## job 9483
==> flow/design.v <==
module AHB_Master_ALU_REG_pipelined (
    input wire        HCLK,        
    input wire        HRESETn,     
    output reg [31:0] HADDR,       
    output reg [2:0] HBURST,         
    output reg [2:0]  HSIZE,       
    output reg [1:0]  HTRANS,      
    output reg [31:0] HWDATA,      
    output reg        HWRITE,      
    input wire [31:0] HRDATA,      
    input wire        HREADY,      
    input wire        HRESP,
    input wire [63:0] cpu_inst
);
    wire [31:0] ReadData1, ReadData2;
    wire [31:0] ALUResult;
    reg RegWrite;
    reg [31:0] WriteData;
    reg type_data ;
    reg ALU_REG;
    reg write_read;
    reg [7:0] burst_length;
    reg [2:0] ReadReg1_ADDR;  
    reg [2:0] ReadReg2_ADDR;   
    reg [2:0] WriteReg_ADDR;   
    reg [2:0] AlU_OP;
    reg [2:0] WriteReg_ADDR2;
    reg [31:0] HWDATA_t;
    reg [31:0] HADDR_delay;
ALU alu(
    .A(ReadData1),
    .B(ReadData2),
    .AlU_OP(AlU_OP),
    .Result(ALUResult)
);
RegisterFile rf(
    .clk(HCLK),
    .rst_n(HRESETn),
    .ReadReg1_ADDR(ReadReg1_ADDR),
    .ReadReg2_ADDR(ReadReg2_ADDR),
    .WriteReg_ADDR(WriteReg_ADDR2),
    .WriteData(WriteData),
    .RegWrite(RegWrite),
    .ReadData1(ReadData1),
    .ReadData2(ReadData2)
);
localparam      IDLE         = 2'b00,
                BUSY     = 2'b01,
                NONSEQ   = 2'b10,
                SEQ      = 2'b11;
reg [9:0] burst_counter;
reg work;
always @(posedge HCLK or negedge HRESETn) begin
    if (!HRESETn)
        HADDR_delay <= 32'b0;
    else
        HADDR_delay <= cpu_inst [63:32];
end
always @(posedge HCLK or negedge HRESETn) begin
    if (!HRESETn)
    begin   
        HTRANS <= IDLE;   
        HADDR <= 32'b0;
        HBURST <= 3'b0;
        HSIZE <= 3'b0;
        HWDATA <= 32'b0;
        HWRITE <= 1'b0;
        RegWrite <= 1'b0;
        WriteData <= 32'b0;
        type_data <= 1'b0;
        ALU_REG <= 1'b0;
        write_read <= 1'b0;
        burst_length <= 8'b0;
        ReadReg1_ADDR <= 3'b0;
        ReadReg2_ADDR <= 3'b0;
        WriteReg_ADDR <= 3'b0;
        AlU_OP <= 3'b0;
        WriteReg_ADDR2 <= 3'b0;
        HWDATA_t <= 32'b0;
        burst_counter <= 10'b0;
        work <= 1'b0;
    end
    else
begin
        RegWrite <= 0;
        case (HTRANS)
            IDLE:begin
                if (type_data == 1)
                begin
                    if(ALU_REG)
                        begin
                            if(write_read)
                            begin
                                WriteData   <= ALUResult;
                                RegWrite    <= 1;
                            end                           
                             else
                            begin
                                HWDATA_t      <= ALUResult;
                                RegWrite    <= 0;
                            end                        end
                        else
                        begin
                            if (HWRITE)
                            begin
                                WriteData   <= HRDATA;
                                RegWrite    <= 1;
                            end
                            else
                            begin
                                HWDATA_t      <= ReadData1;
                                RegWrite    <= 0;
                            end
                        end
                        type_data <= 1;
                end
                type_data <= 1;
                HADDR <= HADDR_delay;
                HSIZE <= cpu_inst[6:4];  
                HWRITE <= cpu_inst[0];   
                HBURST <= cpu_inst[3:1];
                work <= cpu_inst[7];
                write_read <= cpu_inst [31];
                ALU_REG <= cpu_inst [18];
                burst_length <= cpu_inst[15:8];
                ReadReg1_ADDR <= cpu_inst[21:19]; 
                ReadReg2_ADDR <=  cpu_inst[24:22]; 
                WriteReg_ADDR <=  cpu_inst[27:25]; 
                WriteReg_ADDR2 <= WriteReg_ADDR;
                HWDATA <= HWDATA_t;
                AlU_OP <= cpu_inst [30:28];
                if (HREADY && work) begin
                    HTRANS <= NONSEQ;
                    burst_counter <= 0;        
                end
            end 
            BUSY:begin
                work <= cpu_inst[7];
                if (work) begin
                    HTRANS <= IDLE; 
                end
            end
            NONSEQ:begin
                type_data <= 1;
                HADDR <= HADDR_delay;
                HSIZE <= cpu_inst[6:4];  
                HWRITE <= cpu_inst[0];   
                HBURST <= cpu_inst[3:1];
                work <= cpu_inst[7];
                write_read <= cpu_inst [31];
                ALU_REG <= cpu_inst [18];
                burst_length <= cpu_inst[15:8];
                ReadReg1_ADDR <= cpu_inst[21:19]; 
                ReadReg2_ADDR <=  cpu_inst[24:22]; 
                WriteReg_ADDR <=  cpu_inst[27:25]; 
                WriteReg_ADDR2 <= WriteReg_ADDR;
                HWDATA <= HWDATA_t;
                AlU_OP <= cpu_inst [30:28];
                if(ALU_REG)
                        begin
                            if(write_read)
                            begin
                                WriteData   <= ALUResult;
                                RegWrite    <= 1;
                            end
                            else
                            begin
                                HWDATA_t      <= ALUResult;
                                RegWrite    <= 0;
                            end
                        end
                        else
                        begin
                            if (HWRITE)
                            begin
                                WriteData   <= HRDATA;
                                RegWrite    <= 1;
                            end
                            else
                            begin
                                HWDATA_t      <= ReadData1;
                                RegWrite    <= 0;
                            end
                        end
                if (HREADY) begin
                    if (!work)
                    HTRANS <= BUSY;
                    else if (HBURST) begin
                        type_data <= 1;
                        burst_counter <= burst_counter + 1;
                        HTRANS <= SEQ;
                    end else begin
                        type_data <= 1;
                        HTRANS <= IDLE;
                    end
                end
            end  
            SEQ:begin
                HWDATA <= HWDATA_t;
                ReadReg1_ADDR <= ReadReg1_ADDR +1;
                WriteReg_ADDR <=  WriteReg_ADDR;
                WriteReg_ADDR2 <= WriteReg_ADDR;
                RegWrite    <= 0;
                if (HREADY) begin
                    if(ALU_REG)
                        begin
                            if(write_read)
                            begin
                                WriteData   <= ALUResult;
                                RegWrite    <= 1;
                            end
                            else
                            begin
                                HWDATA_t      <= ALUResult;
                                RegWrite    <= 0;
                            end                        end
                        else
                        begin
                            if (HWRITE)
                            begin
                                WriteData   <= HRDATA;
                                RegWrite    <= 1;
                            end
                            else
                            begin
                                HWDATA_t      <= ReadData1;
                                RegWrite    <= 0;
                            end
                        end
                    HADDR <= HADDR + (4 << HSIZE); 
                        burst_counter <= burst_counter + 1;
                    if (!work)
                    HTRANS <= BUSY;
                    else if(HBURST == 3'b001 && burst_counter * HSIZE < 8'b11111111 && burst_counter < burst_length-1)
                    HTRANS <= SEQ;
                        else begin
                        HTRANS <= IDLE;
                    end
                end  
            end
            default:HTRANS <= IDLE;
        endcase
    end
end
endmodule
module ALU(
    input [31:0] A,    
    input [31:0] B,       
    input [2:0] AlU_OP,   
    output reg [31:0] Result 
);
    always @(*) begin
        case (AlU_OP)
            3'b000: Result = A + B;     
            3'b001: Result = A - B;     
            3'b010: Result = A & B;     
            3'b011: Result = A | B;     
            3'b100: Result = A ^ B;     
            3'b101: Result = ~A;        
            3'b110: Result = A << 1;    
            3'b111: Result = A >> 1;    
            default: Result = 8'b0;
        endcase
    end
endmodule
module RegisterFile(
    input clk,
    input rst_n,
    input [2:0] ReadReg1_ADDR,
    input [2:0] ReadReg2_ADDR,
    input [2:0] WriteReg_ADDR,
    input [31:0] WriteData,
    input RegWrite,
    output [31:0] ReadData1,
    output [31:0] ReadData2
);
    reg [31:0] registers [7:0]; 
    assign ReadData1 = registers[ReadReg1_ADDR];
    assign ReadData2 = registers[ReadReg2_ADDR];
    integer i;
    always @(posedge clk or negedge rst_n) begin
        if (!rst_n) begin
            for (i = 0; i < 8; i = i + 1)
                registers[i] <= 32'b0;
        end
        else if (RegWrite) begin
            registers[WriteReg_ADDR] <= WriteData;
        end
    end
endmodule
==> flow/config.mk <==
export PLATFORM = sky130hd
export DESIGN_NAME = AHB_Master_ALU_REG_pipelined
export DESIGN_NICKNAME = AHB_Master_ALU_REG_pipelined
export VERILOG_FILES = /design/flow/design.v
export SDC_FILE = /design/flow/constraint.sdc
export NUM_CORES = 4
export LEC_CHECK = 0
export CAP_MARGIN = 20
export CORE_MARGIN = 2
export CORE_UTILIZATION = 72
export CTS_CLUSTER_DIAMETER = 28
export CTS_CLUSTER_SIZE = 35
export MAX_ROUTING_LAYER = met4
export PLACE_DENSITY = 0.6
export SLEW_MARGIN = 20
==> flow/constraint.sdc <==
create_clock -name core_clock -period 4.73 [get_ports {HCLK}]
set_input_delay 0.9460 -clock core_clock [delete_from_list [all_inputs] [get_ports {HCLK}]]
set_output_delay 0.9460 -clock core_clock [all_outputs]
set_load 0.01 [all_outputs]
run.sh (not shown) runs the stock make flow with config.mk's settings and CLKGATE_MAP_FILE=.
Job 9483 did not finish; a tool error ended it in 5_1_grt.
Here is what was changed in the inputs of job 5970 compared with job 9483.
# job 9483
export LEC_CHECK = 0
export CAP_MARGIN = 20
export CORE_MARGIN = 2
export CORE_UTILIZATION = 72
export CTS_CLUSTER_DIAMETER = 28
export CTS_CLUSTER_SIZE = 35
export MAX_ROUTING_LAYER = met4
export PLACE_DENSITY = 0.6
export SLEW_MARGIN = 20
create_clock -name core_clock -period 4.73 [get_ports {HCLK}]
# job 5970
export LEC_CHECK = 0
export CAP_MARGIN = 20
export CORE_MARGIN = 2
export CORE_UTILIZATION = 26
export PLACE_DENSITY = 0.6
export SLEW_MARGIN = 20
create_clock -name core_clock -period 5.77 [get_ports {HCLK}]
## What came out
- Across job 9483 and job 5970, a clean result was obtained everywhere but in job 9483.
- Going from job 9483 to job 5970, global placement routability congestion shrank by 7.9%; initial standard-cell utilization of the core now smaller; worst setup timing slack at the placement stage +0.84 ns; placed cell area has decreased; die size went up 170%.
- Side by side, HPWL after detailed placement turned out lower in job 5970 than in job 9483.
- Reported for job 9483 and job 5970, count of state elements after synthesis turned out identical to the last digit.
- Reported for job 9483 and job 5970, post-synth design cell area turned out identical to the last digit.
- Between job 5970 and job 9483, it is job 5970 whose total CTS buffers is lower, by 46.
### job 5970 -> job 2282
# job 5970
export LEC_CHECK = 0
export CAP_MARGIN = 20
export CORE_MARGIN = 2
export CORE_UTILIZATION = 26
export PLACE_DENSITY = 0.6
export SLEW_MARGIN = 20
create_clock -name core_clock -period 5.77 [get_ports {HCLK}]
# job 2282
export LEC_CHECK = 0
export CAP_MARGIN = 20
export CORE_MARGIN = 2
export CORE_UTILIZATION = 71
export CTS_CLUSTER_DIAMETER = 27
export CTS_CLUSTER_SIZE = 34
export MAX_ROUTING_LAYER = met4
export PLACE_DENSITY = 0.6
export SLEW_MARGIN = 20
create_clock -name core_clock -period 4.73 [get_ports {HCLK}]
Findings:
- In job 2282 the post-place instance area turned out 0.62% higher than in job 5970.
- Of job 5970 and job 2282, job 5970 shows the lower final weighted congestion in routability-driven placement, with job 2282 above it.
- Job 5970 ended with every stage complete and zero timing, DRC or antenna violations.
- Status: job 2282 FAILED at 5_1_grt (tool error)
- Job 2282 ended with less height of the die than job 5970.
Inputs modified between job 2282 and job 3577:
# job 2282
export LEC_CHECK = 0
export CAP_MARGIN = 20
export CORE_MARGIN = 2
export CORE_UTILIZATION = 71
export CTS_CLUSTER_DIAMETER = 27
export CTS_CLUSTER_SIZE = 34
export MAX_ROUTING_LAYER = met4
export PLACE_DENSITY = 0.6
export SLEW_MARGIN = 20
create_clock -name core_clock -period 4.73 [get_ports {HCLK}]
# job 3577
export LEC_CHECK = 0
export ABC_AREA = 1
export CAP_MARGIN = 20
export CORE_MARGIN = 2
export CORE_UTILIZATION = 72
export CTS_CLUSTER_DIAMETER = 399
export PLACE_DENSITY = 0.6
export SLEW_MARGIN = 20
create_clock -name core_clock -period 1.57 [get_ports {HCLK}]
[summary]
- Not one of job 2282 and job 3577 finished clean.
- Flow for job 3577 halted at 4_1_cts, error code DPL-0038.
- Compared to job 2282, job 3577 has synthesized cell count 899 higher.
- Job 3577 against job 2282; width of the chip is down slightly.
- On multiplexer area fraction after synthesis, the higher figure sits with job 2282, not job 3577.
- Job 3577 has floorplan core area below what job 2282 had.
- In job 3577 relative to job 2282, synthesized area per cell had gone down by more than 10%.
- Chip area in the Yosys report came out lower on job 3577 than on job 2282.
For job 8177, these inputs were changed with respect to job 3577:
# job 3577
export LEC_CHECK = 0
export ABC_AREA = 1
export CAP_MARGIN = 20
export CORE_MARGIN = 2
export CORE_UTILIZATION = 72
export CTS_CLUSTER_DIAMETER = 399
export PLACE_DENSITY = 0.6
export SLEW_MARGIN = 20
create_clock -name core_clock -period 1.57 [get_ports {HCLK}]
# job 8177
export LEC_CHECK = 0
export CAP_MARGIN = 20
export CORE_MARGIN = 2
export CORE_UTILIZATION = 40
export PLACE_DENSITY = 0.6
export SLEW_MARGIN = 20
create_clock -name core_clock -period 5.77 [get_ports {HCLK}]
## What came out
- The flow did not stop early for job 8177: all stages ran, and the layout cleared the timing, DRC and antenna checks.
- Job 8177: XOR/XNOR share of the synthesized area higher than job 3577
- Looking at instance tally after logic synthesis, job 8177 sits 899 lower than job 3577 does.
- Sequential fraction of the synthesis area for job 8177 is lower than for job 3577.
- Diff job 3577 -> job 8177: multiplexer share of the synthesized area went up by 17 points, total placed cells including tap cells went down by about 22%.
- | area of the mapped netlist | higher: job 8177 |
- Row count went up by more than a quarter going from job 3577 to job 8177.
- Height of the die: job 8177 vs job 3577 up about 34%
- Relative to job 3577, chip area in the Yosys report has increased by 1.3% in job 8177.
- Number of different library cells in the post-synthesis netlist delta for job 8177 relative to job 3577: about 80% higher
- Looking at core area across both flows, job 8177 is the weaker of the two, with job 3577 ahead.
Edits applied to the flow inputs when going from job 8177 to job 5347:
# job 8177
export LEC_CHECK = 0
export CAP_MARGIN = 20
export CORE_MARGIN = 2
export CORE_UTILIZATION = 40
export PLACE_DENSITY = 0.6
export SLEW_MARGIN = 20
create_clock -name core_clock -period 5.77 [get_ports {HCLK}]
# job 5347
export LEC_CHECK = 0
export CAP_MARGIN = 0
export CORE_MARGIN = 2
export CORE_UTILIZATION = 68
export CTS_CLUSTER_SIZE = 36
export GPL_ROUTABILITY_DRIVEN = 1
export SLEW_MARGIN = 10
create_clock -name core_clock -period 4.85 [get_ports {HCLK}]
## What came out
Min tightest slew margin relative to the limit across job 5347 and job 8177: job 5347
Comparing job 8177 against job 5347, there is no change at all in post-synthesis instance area.
Overall routed net length of job 5347 exceeds that of job 8177 by a few percent.
In job 5347 the implementation ran to completion but is not tape-out ready, as the final checks report negative setup slack.
Comparing job 5347 and job 8177, the lower top fanout value on the critical path is on job 5347.
